==> job 7717: inputs <==
Design cordic_stage, start of the top module:
module cordic_stage (clk, reset, X_i, Y_i, Z_i, X_O, Y_O, Z_O);
clock: 1.02 ns
lec_check: 0
cap_margin: 20
core_margin: 2
core_utilization: 72
cts_cluster_diameter: 392
cts_cluster_size: 95
place_density_lb_addon: 0.0
slew_margin: 20
tns_end_percent: 5
run.sh (not shown) runs the stock make flow with config.mk's settings and CLKGATE_MAP_FILE=.
==> inputs of job 7995, as changes to job 7717 <==
--- a/flow/config.mk
+++ b/flow/config.mk
@@ -8,8 +8,5 @@
 export CAP_MARGIN = 20
 export CORE_MARGIN = 2
-export CORE_UTILIZATION = 72
-export CTS_CLUSTER_DIAMETER = 392
-export CTS_CLUSTER_SIZE = 95
-export PLACE_DENSITY_LB_ADDON = 0.0
+export CORE_UTILIZATION = 40
+export MIN_ROUTING_LAYER = met2
 export SLEW_MARGIN = 20
-export TNS_END_PERCENT = 5
==> flow/constraint.sdc (replaced) <==
create_clock -name core_clock -period 2.39 [get_ports {clk}]
set_input_delay 0.4780 -clock core_clock [delete_from_list [all_inputs] [get_ports {clk}]]
set_output_delay 0.4780 -clock core_clock [all_outputs]
set_load 0.01 [all_outputs]
==> results <==
|  | job 7995 | job 7717 |
|---|---|---|
| Overall die width | 384 µm | 287 µm |
| Post-detailed-placement half-perimeter wirelength | 147,000 µm | 204,000 µm |
| Dpl ws | -832 ps | -3130 ps |
| Run status | complete, but fails checks | did not finish |
| Stage where the flow stopped | - | 4_1_cts |
| Reasons for failing layout checks | setup timing | - |
| Placer's final routability congestion estimate | 0.984 | 1.07 |
| Chip area | 148,000 µm² | 82,600 µm² |
| Core ar. | 144,000 µm² | 79,300 µm² |
| Syn Inst Count | 6,961 | 6,961 |
| Cell Rows | 139 | 103 |
| Post-Place Cell Area | 77,700 µm² | 77,500 µm² |
| Count of placed standard cells including taps | 10,700 | 10,200 |
| Area fraction in and, or, nand and nor cells after synthesis | 0.198 | 0.198 |
| FF+latch count, synth | 783 | 783 |
| Primary FF master, synth | dfxtp_1 | dfxtp_1 |
| Die height | 384 µm | 287 µm |
| Floorplan-stage core utilization | 0.403 | 0.730 |
| Xor/xnor cell area share of the yosys netlist | 0.0916 | 0.0916 |

========
==> try-xenon: inputs <==
cordic_stage again, from the RTL that the note above started with.
Settings: LEC_CHECK=0, CAP_MARGIN=20, CORE_MARGIN=2, CORE_UTILIZATION=72, CTS_CLUSTER_DIAMETER=357, CTS_CLUSTER_SIZE=32, SLEW_MARGIN=20; clock period 2.85 ns.
==> inputs of try-tundra, as changes to try-xenon <==
--- a/flow/config.mk
+++ b/flow/config.mk
@@ -9,5 +9,4 @@
 export CORE_MARGIN = 2
-export CORE_UTILIZATION = 72
-export CTS_CLUSTER_DIAMETER = 357
-export CTS_CLUSTER_SIZE = 32
+export CORE_UTILIZATION = 67
+export CTS_CLUSTER_DIAMETER = 362
 export SLEW_MARGIN = 20
==> flow/constraint.sdc (replaced) <==
create_clock -name core_clock -period 3.25 [get_ports {clk}]
set_input_delay 0.6500 -clock core_clock [delete_from_list [all_inputs] [get_ports {clk}]]
set_output_delay 0.6500 -clock core_clock [all_outputs]
set_load 0.01 [all_outputs]
==> results <==
metric                                                                     try-tundra                  try-xenon
Final weighted congestion in routability-driven placement                       0.975                       1.00
Top-level port count                                                               98                         98
Post-Syn Instances                                                               6961                       6961
Post-detailed-placement cell area                                          0.0618 mm2                 0.0675 mm2
Number of cell rows                                                               107                        103
Core area                                                                  0.0854 mm2                 0.0793 mm2
Overall die width                                                              298 um                     287 um
Result of the run                                            timing/DRC/antenna clean  aborted with a tool error
Stage where the flow stopped                                                        -             global routing
CTS resizes                                                                        50                        578
Overall chip area                                                          0.0887 mm2                 0.0826 mm2
DP Cell Count                                                                    8289                       8924
Maximum level of the CTS H-tree                                                     3                          1
Area share of the largest cell type after synthesis                             0.271                      0.271
Half-perimeter wire length of the detailed placement result                 117000 um                  132000 um
Dominant synthesized flop cell                               sky130_fd_sc_hd__dfxtp_1   sky130_fd_sc_hd__dfxtp_1
Post-CTS Repair Setup Buffers                                                       1                         63
Distinct cell type count of the synthesized netlist                                92                         92
Die Height                                                                     298 um                     287 um
Place WS                                                                   -0.0529 ns                  -0.491 ns
Initial Utilization                                                             0.677                      0.730
Number of buffers added by the clock tree synthesis step                           85                         28

========
==> v36: inputs <==
cordic_stage again, from the RTL that the note above started with.
export LEC_CHECK = 0
export CAP_MARGIN = 20
export CORE_MARGIN = 2
export CORE_UTILIZATION = 72
export CTS_CLUSTER_DIAMETER = 331
export CTS_CLUSTER_SIZE = 95
export PLACE_DENSITY = 0.36
export SLEW_MARGIN = 20
create_clock -name core_clock -period 2.73 [get_ports {clk}]
==> v33 (differences from v36) <==
--- a/flow/config.mk
+++ b/flow/config.mk
@@ -8,7 +8,4 @@
 export CAP_MARGIN = 20
 export CORE_MARGIN = 2
-export CORE_UTILIZATION = 72
-export CTS_CLUSTER_DIAMETER = 331
-export CTS_CLUSTER_SIZE = 95
-export PLACE_DENSITY = 0.36
+export CORE_UTILIZATION = 52
 export SLEW_MARGIN = 20
==> flow/constraint.sdc (replaced) <==
create_clock -name core_clock -period 3.52 [get_ports {clk}]
set_input_delay 0.7040 -clock core_clock [delete_from_list [all_inputs] [get_ports {clk}]]
set_output_delay 0.7040 -clock core_clock [all_outputs]
set_load 0.01 [all_outputs]
==> v39 (differences from v36) <==
--- a/flow/config.mk
+++ b/flow/config.mk
@@ -8,7 +8,4 @@
 export CAP_MARGIN = 20
 export CORE_MARGIN = 2
-export CORE_UTILIZATION = 72
-export CTS_CLUSTER_DIAMETER = 331
-export CTS_CLUSTER_SIZE = 95
-export PLACE_DENSITY = 0.36
+export CORE_UTILIZATION = 68
 export SLEW_MARGIN = 20
==> flow/constraint.sdc (replaced) <==
create_clock -name core_clock -period 2.86 [get_ports {clk}]
set_input_delay 0.5720 -clock core_clock [delete_from_list [all_inputs] [get_ports {clk}]]
set_output_delay 0.5720 -clock core_clock [all_outputs]
set_load 0.01 [all_outputs]
==> v25 (differences from v36) <==
--- a/flow/config.mk
+++ b/flow/config.mk
@@ -7,8 +7,10 @@
 export LEC_CHECK = 0
 export CAP_MARGIN = 20
+export CORE_ASPECT_RATIO = 0.5
 export CORE_MARGIN = 2
 export CORE_UTILIZATION = 72
-export CTS_CLUSTER_DIAMETER = 331
+export CTS_CLUSTER_DIAMETER = 392
 export CTS_CLUSTER_SIZE = 95
-export PLACE_DENSITY = 0.36
+export SETUP_SLACK_MARGIN = 0.16
 export SLEW_MARGIN = 20
+export TNS_END_PERCENT = 5
==> flow/constraint.sdc (replaced) <==
create_clock -name core_clock -period 1.07 [get_ports {clk}]
set_input_delay 0.2140 -clock core_clock [delete_from_list [all_inputs] [get_ports {clk}]]
set_output_delay 0.2140 -clock core_clock [all_outputs]
set_load 0.01 [all_outputs]
==> results <==
|  | v36 | v33 | v39 | v25 |
|---|---|---|---|---|
| Pre-CTS setup slack | -469 ps | -104 ps | -481 ps | -2290 ps |
| GPL Wtd Cong | 0.972 | 0.937 | 0.974 | 1.03 |
| Floorplan die height | 287 microns | 338 microns | 296 microns | 204 microns |
| Buffer count from post-CTS setup fixing | 175 | 0 | 58 | - |
| Total die area | 82600 sq um | 114000 sq um | 87400 sq um | 82800 sq um |
| Dpl cells | 9138 | 8542 | 8983 | 10087 |
| Chip area estimate from yosys synthesis | 57900 sq um | 57900 sq um | 57900 sq um | 57900 sq um |
| Post-cts gate resize count | 887 | 18 | 492 | - |
| Clock Tree Root | clkbuf_16 | clkbuf_16 | clkbuf_16 | - |
| Result of the run | stopped before the end | timing/DRC/antenna clean | stopped before the end | stopped before the end |
| Stage where the flow stopped | global routing | - | global routing | clock tree synthesis |
| Hold_buf cts | 0 | 0 | 0 | - |
| Number of levels in the clock H-tree | 1 | 3 | 3 | - |
| Simple-gate portion of the synthesized area | 0.198 | 0.198 | 0.198 | 0.198 |
| Core utilization at floorplan | 0.730 | 0.523 | 0.689 | 0.728 |
| CTS max path bufs | 3 | 3 | 3 | - |
| AND-OR/OR-AND Cells, Area Fraction | 0.201 | 0.201 | 0.201 | 0.201 |
| Adder-Cell Fraction of Synth Area | 0.184 | 0.184 | 0.184 | 0.184 |
| Register area share after synthesis | 0.271 | 0.271 | 0.271 | 0.271 |
| DPL Wire Length | 137000 microns | 124000 microns | 127000 microns | 190000 microns |
| Sinks on the clock net | 783 | 783 | 783 | - |
| Core footprint | 79300 sq um | 111000 sq um | 84000 sq um | 79500 sq um |
| Placed inst area | 69500 sq um | 61500 sq um | 67500 sq um | 76800 sq um |
| Horizontal die dimension | 287 microns | 338 microns | 296 microns | 405 microns |
| Row count | 103 | 122 | 106 | 73 |
| Fraction of synthesis flops using an asynchronous set or reset pin | 0 | 0 | 0 | 0 |
| TritonCTS Buffers | 12 | 91 | 87 | - |
| Largest type area fraction | 0.271 | 0.271 | 0.271 | 0.271 |

========
==> run a: inputs <==
cordic_stage again, from the RTL that the note above started with.
==> flow/config.mk <==
export PLATFORM = sky130hd
export DESIGN_NAME = cordic_stage
export DESIGN_NICKNAME = cordic_stage
export VERILOG_FILES = /design/flow/design.v
export SDC_FILE = /design/flow/constraint.sdc
export NUM_CORES = 4
export LEC_CHECK = 0
export ABC_AREA = 1
export CAP_MARGIN = 25
export CELL_PAD_IN_SITES_GLOBAL_PLACEMENT = 2
export CORE_ASPECT_RATIO = 0.66
export CORE_MARGIN = 2
export CORE_UTILIZATION = 66
export CTS_CLUSTER_SIZE = 45
export GPL_TIMING_DRIVEN = 0
export MIN_ROUTING_LAYER = met2
export SLEW_MARGIN = 20
==> flow/constraint.sdc <==
create_clock -name core_clock -period 4.68 [get_ports {clk}]
set_input_delay 0.9360 -clock core_clock [delete_from_list [all_inputs] [get_ports {clk}]]
set_output_delay 0.9360 -clock core_clock [all_outputs]
set_load 0.01 [all_outputs]
==> run b: changes against run a <==
ABC_AREA = not set   (was 1)
CAP_MARGIN = 20   (was 25)
CELL_PAD_IN_SITES_GLOBAL_PLACEMENT = not set   (was 2)
CORE_ASPECT_RATIO = not set   (was 0.66)
CORE_UTILIZATION = 72   (was 66)
CTS_CLUSTER_DIAMETER = 139   (was not set)
CTS_CLUSTER_SIZE = not set   (was 45)
GPL_TIMING_DRIVEN = not set   (was 0)
MIN_ROUTING_LAYER = not set   (was met2)
==> flow/constraint.sdc (replaced) <==
create_clock -name core_clock -period 2.73 [get_ports {clk}]
set_input_delay 0.5460 -clock core_clock [delete_from_list [all_inputs] [get_ports {clk}]]
set_output_delay 0.5460 -clock core_clock [all_outputs]
set_load 0.01 [all_outputs]
==> run_results.csv <==
group,metric,value,unit
run_status,status,"did not finish",
run_status,failed_stage,"4_1_cts",
run_status,first-error,"[ERROR DPL-0033] detailed placement checks failed during check placement.",
floorplanning,initCoreUtil,73.0,%
logic_synthesis,synth_area,57900,um^2
logic_synthesis,top_cell,"nor2_1",
logic_synthesis,synth-xor-area-share,9.16,%
logic_synthesis,syn_inst,6961,
floorplanning,die_x,287,um
logic_synthesis,mux_share,2.01,%
logic_synthesis,synth.avg_cell_area,8.31,um^2
floorplanning,fp.coreArea,79300,um^2
logic_synthesis,simple_gate_share,19.8,%
logic_synthesis,topCombFamilyByArea,"AND-OR/OR-AND gates",
logic_synthesis,ys_cells,6961,
# the run above: run b

==> run_results.csv <==
group,metric,value,unit
run_status,status,"did not finish",
run_status,failed_stage,"3_1_place_gp_skip_io",
run_status,first-error,"[ERROR GPL-0301] Utilization 133.432 % exceeds 100%.",
logic_synthesis,synth-xor-area-share,3.28,%
floorplanning,initCoreUtil,66.9,%
logic_synthesis,mux_share,0,%
logic_synthesis,synth.avg_cell_area,6.76,um^2
logic_synthesis,topCombFamilyByArea,"simple AND/OR/NAND/NOR gates",
logic_synthesis,synth_area,60100,um^2
logic_synthesis,top_cell,"nand2_1",
logic_synthesis,adder_share,17.7,%
logic_synthesis,simple_gate_share,24.2,%
logic_synthesis,ys.flop_type,"dfxtp_1",
logic_synthesis,ys_cells,8884,
logic_synthesis,syn_inst,8884,
logic_synthesis,synth_warnings,4,
floorplanning,die_x,375,um
floorplanning,fp.coreArea,89800,um^2
# the run above: run a

